Design top, start of the top module:
module top (
  input  logic        clk,
  input  logic        rst_n,
  input  logic [15:0] setpoint,
  input  logic [15:0] feedback,
  input  logic [15:0] Kp,
  input  logic [15:0] Ki,
  input  logic [15:0] Kd,
  input  logic [15:0] clk_prescaler,
  output logic [15:0] control_signal
);
Size: ~1900 cells after synthesis, about 65 flip-flops.
Settings: LEC_CHECK=0, CAP_MARGIN=15, CORE_MARGIN=2, CORE_UTILIZATION=72, CTS_CLUSTER_SIZE=21, HOLD_SLACK_MARGIN=0.29, SETUP_SLACK_MARGIN=-0.5, SLEW_MARGIN=20; clock period 5.38 ns.
run.sh (not shown) runs the stock make flow with config.mk's settings and CLKGATE_MAP_FILE=.
The first run ended with an error in global routing.
Then changed:
Settings changed: CAP_MARGIN 15 to 20, CORE_UTILIZATION 72 to 40, CTS_CLUSTER_SIZE 21 to unset, HOLD_SLACK_MARGIN 0.29 to unset, SETUP_SLACK_MARGIN -0.5 to unset.
Clock period 5.38 ns to 12.5 ns, I/O delays scaled along.
After rerunning: Now the flow finished clean. Synthesized area does not change. Synthesized cell count stays the same. Die area rises by 78%.
Then changed:
Settings changed: ABC_AREA set to 1, CELL_PAD_IN_SITES_GLOBAL_PLACEMENT set to 3, CORE_ASPECT_RATIO set to 0.5, CTS_CLUSTER_DIAMETER set to 329, CTS_CLUSTER_SIZE set to 100, GPL_ROUTABILITY_DRIVEN set to 0, PLACE_DENSITY set to 0.78, SETUP_SLACK_MARGIN set to -1.24, SLEW_MARGIN 20 to 0, TNS_END_PERCENT set to 10.
Result: Worst hold slack is worse by 0.031 ns. Critical path depth climbs by 6. Wire length climbs by about 35%. Synthesized cell count climbs by about 30%. Via count climbs by about 20%. Global-route usage climbs by 4.9 points. Fmax climbs by 7.4%.

* * *

top again, from the RTL that the note above started with.
make LEC_CHECK=0 CAP_MARGIN=20 CELL_PAD_IN_SITES_DETAIL_PLACEMENT=0 CELL_PAD_IN_SITES_GLOBAL_PLACEMENT=0 CORE_MARGIN=2 CORE_UTILIZATION=72 CTS_CLUSTER_DIAMETER=29 CTS_CLUSTER_SIZE=37 GPL_ROUTABILITY_DRIVEN=1 MIN_ROUTING_LAYER=met1 PLACE_DENSITY=0.35 SETUP_SLACK_MARGIN=1.97 SLEW_MARGIN=10 TNS_END_PERCENT=5 finish   # period 6.75 ns
The starting point finished but failed the layout checks on setup timing.
Edit:
Settings changed: CORE_UTILIZATION 72 to 66, CTS_CLUSTER_SIZE 37 to not set, PLACE_DENSITY 0.35 to not set, SETUP_SLACK_MARGIN 1.97 to not set, TNS_END_PERCENT 5 to not set.
Clock period 6.75 ns to 10.0 ns, I/O delays scaled along.
The new run completed, yet does not pass: setup timing.
Via count falls by 9.1%.
Cell area decreases by 4.0%.
Synthesized area does not change.
Flip-flop count stays the same.
Final cell count shrinks by 3.2%.
Hold slack barely changes.
Die size climbs by 8.8%.
Global-route usage decreases by 8.4 points.
Routed wire length went down by 19%.
Edit:
Settings changed: CELL_PAD_IN_SITES_DETAIL_PLACEMENT 0 to not set, CELL_PAD_IN_SITES_GLOBAL_PLACEMENT 0 to not set, CORE_UTILIZATION 66 to 65, CTS_CLUSTER_DIAMETER 29 to not set, GPL_ROUTABILITY_DRIVEN 1 to not set, MIN_ROUTING_LAYER met1 to not set, SLEW_MARGIN 10 to 20, TNS_END_PERCENT set to 5.
Clock period 10.0 ns to 10.2 ns, I/O delays scaled along.
Effect: The new run finished but failed the layout checks on setup timing. Wire length goes down by 2.4%. Final cell count stays the same. Global-route usage goes down by 0.68 points. Worst hold slack is about the same. Worst setup slack gets better by 0.083 ns.

* * *

The RTL this note starts from:
==> flow/design.v <==
`timescale 1ns / 1ps
module pid_controller(
    input  logic        clk,
    input  logic        rst_n,
    input  logic [15:0] setpoint,
    input  logic [15:0] feedback,
    input  logic [15:0] Kp,
    input  logic [15:0] Ki,
    input  logic [15:0] Kd,
    input  logic [15:0] clk_prescaler,
    output logic [15:0] control_signal
);
    logic signed [16:0]  error_s;         
    logic signed [16:0]  prev_error_s;
    logic signed [31:0]  integral_s;      
    logic signed [31:0]  derivative_s;
    logic [15:0] clk_divider;
    logic        sampling_flag;
    logic signed [31:0] kp_mul, ki_mul;
    logic signed [31:0] kd_mul;
    logic signed [31:0] control_calc;
    always_ff @(posedge clk or negedge rst_n) begin
        if (!rst_n) begin
            clk_divider    <= 16'h0000;
            sampling_flag  <= 1'b0;
        end else if (clk_divider == clk_prescaler) begin
            clk_divider    <= 16'h0000;
            sampling_flag  <= 1'b1;
        end else begin
            clk_divider    <= clk_divider + 16'd1;
            sampling_flag  <= 1'b0;
        end
    end
    always_comb begin
        error_s = $signed({1'b0, setpoint}) - $signed({1'b0, feedback});
        kp_mul = $signed({1'b0, Kp}) * error_s;
        ki_mul = $signed({1'b0, Ki}) * error_s;
        kd_mul = $signed({1'b0, Kd}) * (error_s - prev_error_s);
        control_calc = kp_mul + integral_s + kd_mul;
    end
    always_ff @(posedge clk or negedge rst_n) begin
        if (!rst_n) begin
            prev_error_s   <= '0;
            integral_s     <= '0;
            derivative_s   <= '0;
            control_signal <= 16'h0000;
        end else if (sampling_flag) begin
            integral_s   <= integral_s + ki_mul;
            derivative_s <= kd_mul;
            control_signal <= control_calc[15:0];
            prev_error_s <= error_s;
        end
    end
endmodule
`timescale 1ns/1ps
module top (
  input  logic        clk,
  input  logic        rst_n,
  input  logic [15:0] setpoint,
  input  logic [15:0] feedback,
  input  logic [15:0] Kp,
  input  logic [15:0] Ki,
  input  logic [15:0] Kd,
  input  logic [15:0] clk_prescaler,
  output logic [15:0] control_signal
);
  pid_controller u_dut (
    .clk(clk),
    .rst_n(rst_n),
    .setpoint(setpoint),
    .feedback(feedback),
    .Kp(Kp),
    .Ki(Ki),
    .Kd(Kd),
    .clk_prescaler(clk_prescaler),
    .control_signal(control_signal)
  );
endmodule
Settings: LEC_CHECK=0, CAP_MARGIN=15, CORE_MARGIN=2, CORE_UTILIZATION=68, CTS_CLUSTER_SIZE=21, SETUP_SLACK_MARGIN=-0.5, SLEW_MARGIN=20; clock period 5.3 ns.
The starting point ran to the end with violations: negative setup slack.
Edit:
==> flow/config.mk (replaced) <==
export PLATFORM = sky130hd
export DESIGN_NAME = top
export DESIGN_NICKNAME = top
export VERILOG_FILES = /design/flow/design.v
export SDC_FILE = /design/flow/constraint.sdc
export NUM_CORES = 4
export LEC_CHECK = 0
export CAP_MARGIN = 20
export CORE_MARGIN = 2
export CORE_UTILIZATION = 59
export SLEW_MARGIN = 20
==> flow/constraint.sdc (replaced) <==
create_clock -name core_clock -period 12.2 [get_ports {clk}]
set_input_delay 2.4400 -clock core_clock [delete_from_list [all_inputs] [get_ports {clk}]]
set_output_delay 2.4400 -clock core_clock [all_outputs]
set_load 0.01 [all_outputs]
The new run went through all stages and came out clean.
Utilization is lower by 23 points.
Die area grows by 15%.
Final area shrinks by 12%.
Wire length goes down by 35%.
Clock skew hardly moves.
Global-route usage came out lower by 11 points.
Flip-flop count stays the same.
Sequential share of layout area goes up by 1.0 points.
Setup slack improved by 5.4 ns.
Edit:
--- a/flow/config.mk
+++ b/flow/config.mk
@@ -8,4 +8,7 @@
 export CAP_MARGIN = 20
 export CORE_MARGIN = 2
-export CORE_UTILIZATION = 59
+export CORE_UTILIZATION = 72
+export CTS_CLUSTER_SIZE = 88
+export PLACE_DENSITY_LB_ADDON = 0.03
 export SLEW_MARGIN = 20
+export TNS_END_PERCENT = 5
==> flow/constraint.sdc (replaced) <==
create_clock -name core_clock -period 10.2 [get_ports {clk}]
set_input_delay 2.0400 -clock core_clock [delete_from_list [all_inputs] [get_ports {clk}]]
set_output_delay 2.0400 -clock core_clock [all_outputs]
set_load 0.01 [all_outputs]
This time the run finished but failed the layout checks on negative setup slack.
Final area came out higher by 2.9%.
Wire length rose by 9.1%.
Edit:
--- a/flow/config.mk
+++ b/flow/config.mk
@@ -8,7 +8,4 @@
 export CAP_MARGIN = 20
 export CORE_MARGIN = 2
-export CORE_UTILIZATION = 72
-export CTS_CLUSTER_SIZE = 88
-export PLACE_DENSITY_LB_ADDON = 0.03
+export CORE_UTILIZATION = 13
 export SLEW_MARGIN = 20
-export TNS_END_PERCENT = 5
==> flow/constraint.sdc (replaced) <==
create_clock -name core_clock -period 13.6 [get_ports {clk}]
set_input_delay 2.7200 -clock core_clock [delete_from_list [all_inputs] [get_ports {clk}]]
set_output_delay 2.7200 -clock core_clock [all_outputs]
set_load 0.01 [all_outputs]
After rerunning: With this change the flow finished with timing, DRC and antenna clean; wire length came out higher by roughly a tenth; via count came out lower by a little under a tenth; setup slack gains 1.6 ns; synthesized cell count is unchanged; die size came out higher to 5.4 times its value; worst hold slack gains 0.0033 ns; utilization came out lower by 70 points.
Edit:
--- a/flow/config.mk
+++ b/flow/config.mk
@@ -6,6 +6,14 @@
 export NUM_CORES = 4
 export LEC_CHECK = 0
-export CAP_MARGIN = 20
-export CORE_MARGIN = 2
-export CORE_UTILIZATION = 13
+export ABC_AREA = 1
+export CAP_MARGIN = 10
+export CELL_PAD_IN_SITES_DETAIL_PLACEMENT = 2
+export CORE_ASPECT_RATIO = 0.73
+export CORE_MARGIN = 7
+export CORE_UTILIZATION = 40
+export CTS_CLUSTER_SIZE = 82
+export GPL_ROUTABILITY_DRIVEN = 0
+export GPL_TIMING_DRIVEN = 0
+export MAX_ROUTING_LAYER = met4
+export MIN_ROUTING_LAYER = met2
 export SLEW_MARGIN = 20
Result:
- The changed run died in global routing
- synthesized cell count increases by 30%
- synthesized area rose by 6.0%
- die size fell by 62%
